==> inputs of job 9803 <==
## cordic
module cordic #(
    parameter WIDTH = 16,                
    parameter ITERATIONS = 12,           
    parameter MODE = 0                   
)(
    input wire clk,
    input wire rst_n,
    input wire start,                    
    input wire [WIDTH-1:0] x_in,         
    input wire [WIDTH-1:0] y_in,         
    input wire [WIDTH-1:0] z_in,         
    output reg done,                     
    output reg [WIDTH-1:0] x_out,        
    output reg [WIDTH-1:0] y_out,        
    output reg [WIDTH-1:0] z_out         
);
    localparam IDLE = 2'd0;
    localparam SETUP = 2'd1;
    localparam ITERATE = 2'd2;
    localparam DONE = 2'd3;
    reg [1:0] state, next_state;
    reg signed [WIDTH-1:0] x, y;
    reg [WIDTH-1:0] z;
    reg signed [WIDTH-1:0] x_next, y_next;
    reg [WIDTH-1:0] z_next;
    reg [$clog2(ITERATIONS)-1:0] iteration;
    function [WIDTH-1:0] atan_table;
        input [3:0] idx;
        begin
            case (idx)
                4'd0:  atan_table = 16'd8192;    
                4'd1:  atan_table = 16'd4836;    
                4'd2:  atan_table = 16'd2555;    
                4'd3:  atan_table = 16'd1297;    
                4'd4:  atan_table = 16'd651;     
                4'd5:  atan_table = 16'd326;     
                4'd6:  atan_table = 16'd163;     
                4'd7:  atan_table = 16'd81;      
                4'd8:  atan_table = 16'd41;      
                4'd9:  atan_table = 16'd20;      
                4'd10: atan_table = 16'd10;      
                4'd11: atan_table = 16'd5;       
                default: atan_table = 16'd0;
            endcase
        end
    endfunction
    always @(posedge clk or negedge rst_n) begin
        if (!rst_n) begin
            state <= IDLE;
  ...
make LEC_CHECK=0 ABC_AREA=0 CAP_MARGIN=25 CORE_ASPECT_RATIO=0.85 CORE_MARGIN=10 CORE_UTILIZATION=63 GPL_ROUTABILITY_DRIVEN=1 MIN_ROUTING_LAYER=met2 PLACE_DENSITY=0.42 SLEW_MARGIN=10 finish   # period 6.55 ns
run.sh (not shown) runs the stock make flow with config.mk's settings and CLKGATE_MAP_FILE=.
==> job 9040: changes against job 9803 <==
==> flow/config.mk (replaced) <==
export PLATFORM = sky130hd
export DESIGN_NAME = cordic
export DESIGN_NICKNAME = cordic
export VERILOG_FILES = /design/flow/design.v
export SDC_FILE = /design/flow/constraint.sdc
export NUM_CORES = 4
export LEC_CHECK = 0
export CAP_MARGIN = 0
export CORE_MARGIN = 5
export CORE_UTILIZATION = 45
export CTS_CLUSTER_DIAMETER = 332
export CTS_CLUSTER_SIZE = 100
export SLEW_MARGIN = 20
export TNS_END_PERCENT = 20
==> flow/constraint.sdc (replaced) <==
create_clock -name core_clock -period 10.0 [get_ports {clk}]
set_input_delay 2.0000 -clock core_clock [delete_from_list [all_inputs] [get_ports {clk}]]
set_output_delay 2.0000 -clock core_clock [all_outputs]
set_load 0.01 [all_outputs]
==> job 1924: changes against job 9803 <==
==> flow/config.mk (replaced) <==
export PLATFORM = sky130hd
export DESIGN_NAME = cordic
export DESIGN_NICKNAME = cordic
export VERILOG_FILES = /design/flow/design.v
export SDC_FILE = /design/flow/constraint.sdc
export NUM_CORES = 4
export LEC_CHECK = 0
export CAP_MARGIN = 20
export CORE_MARGIN = 2
export CORE_UTILIZATION = 72
export CTS_CLUSTER_DIAMETER = 39
export MAX_ROUTING_LAYER = met4
export PLACE_DENSITY = 0.67
export SETUP_SLACK_MARGIN = 2.15
export SLEW_MARGIN = 20
==> flow/constraint.sdc (replaced) <==
create_clock -name core_clock -period 7.27 [get_ports {clk}]
set_input_delay 1.4540 -clock core_clock [delete_from_list [all_inputs] [get_ports {clk}]]
set_output_delay 1.4540 -clock core_clock [all_outputs]
set_load 0.01 [all_outputs]
==> results.json <==
{
  "status": "no timing/DRC/antenna violations",
  "warnings": 42,
  "critical_path_required_ns": 6.83,
  "place_ws_ns": 1.29,
  "dieWidth_um": 152,
  "n_clock_buffer": 9
}
(the above is from job 9803)
==> results.json <==
{
  "status": "no timing/DRC/antenna violations",
  "warnings": 43,
  "critical_path_required_ns": 7.56,
  "place_ws_ns": 1.83
}
(the above is from job 1924)
==> results.json <==
{
  "critical_path_required_ns": 10.26,
  "status": "no timing/DRC/antenna violations",
  "place_ws_ns": 4.47
}
(the above is from job 9040)

* * *

==> inputs of juniper <==
Starting RTL as in the previous note.
Settings: LEC_CHECK=0, CAP_MARGIN=20, CELL_PAD_IN_SITES_GLOBAL_PLACEMENT=3, CORE_ASPECT_RATIO=0.5, CORE_MARGIN=2, CORE_UTILIZATION=40, CTS_CLUSTER_DIAMETER=380, CTS_CLUSTER_SIZE=99, PLACE_DENSITY=0.89, SETUP_SLACK_MARGIN=-0.9, SLEW_MARGIN=20, TNS_END_PERCENT=5; clock period 10.0 ns.
==> garnet (differences from juniper) <==
ABC_AREA = 0   (was default)
CAP_MARGIN = 25   (was 20)
CELL_PAD_IN_SITES_GLOBAL_PLACEMENT = default   (was 3)
CORE_ASPECT_RATIO = 0.73   (was 0.5)
CORE_MARGIN = 10   (was 2)
CTS_CLUSTER_DIAMETER = default   (was 380)
CTS_CLUSTER_SIZE = default   (was 99)
MIN_ROUTING_LAYER = met1   (was default)
PLACE_DENSITY = 0.42   (was 0.89)
SETUP_SLACK_MARGIN = default   (was -0.9)
SLEW_MARGIN = 10   (was 20)
TNS_END_PERCENT = default   (was 5)
==> raven (differences from juniper) <==
CELL_PAD_IN_SITES_GLOBAL_PLACEMENT = default   (was 3)
CORE_ASPECT_RATIO = default   (was 0.5)
CORE_UTILIZATION = 68   (was 40)
CTS_CLUSTER_DIAMETER = default   (was 380)
CTS_CLUSTER_SIZE = 33   (was 99)
HOLD_SLACK_MARGIN = -0.09   (was default)
PLACE_DENSITY = default   (was 0.89)
SETUP_SLACK_MARGIN = default   (was -0.9)
TNS_END_PERCENT = default   (was 5)
==> flow/constraint.sdc (replaced) <==
create_clock -name core_clock -period 4.07 [get_ports {clk}]
set_input_delay 0.8140 -clock core_clock [delete_from_list [all_inputs] [get_ports {clk}]]
set_output_delay 0.8140 -clock core_clock [all_outputs]
set_load 0.01 [all_outputs]
==> qor summary <==
quantity                                                                       garnet                 raven                  juniper
Run status                                                    complete, no violations        did not finish  complete, no violations
Failing step                                                                        -  clock tree synthesis                        -
Critical setup path kind                                                      reg2reg                     -                  reg2reg
Non-filler instance count after layout                                           1346                     -                     1359
Origin of the worst min-delay path                                               done                     -                 state[0]
Maximum number of pins on one net before global-route repair                       92                     -                       92
Number of standard-cell rows in the floorplan                                      47                    42                       39
Post-detailed-routing wire length                                            27900 um                     -                 26200 um
Number of buffers outside the clock class in the layout                           110                     -                      110
Pins Over Slew Limit                                                                0                     -                        0
Standard cell core area                                                    22800 um^2            13300 um^2               22800 um^2
Wire length on met1                                                          15500 um                     -                 14100 um
Sequential cell area in the final layout                                    2640 um^2                     -                2630 um^2
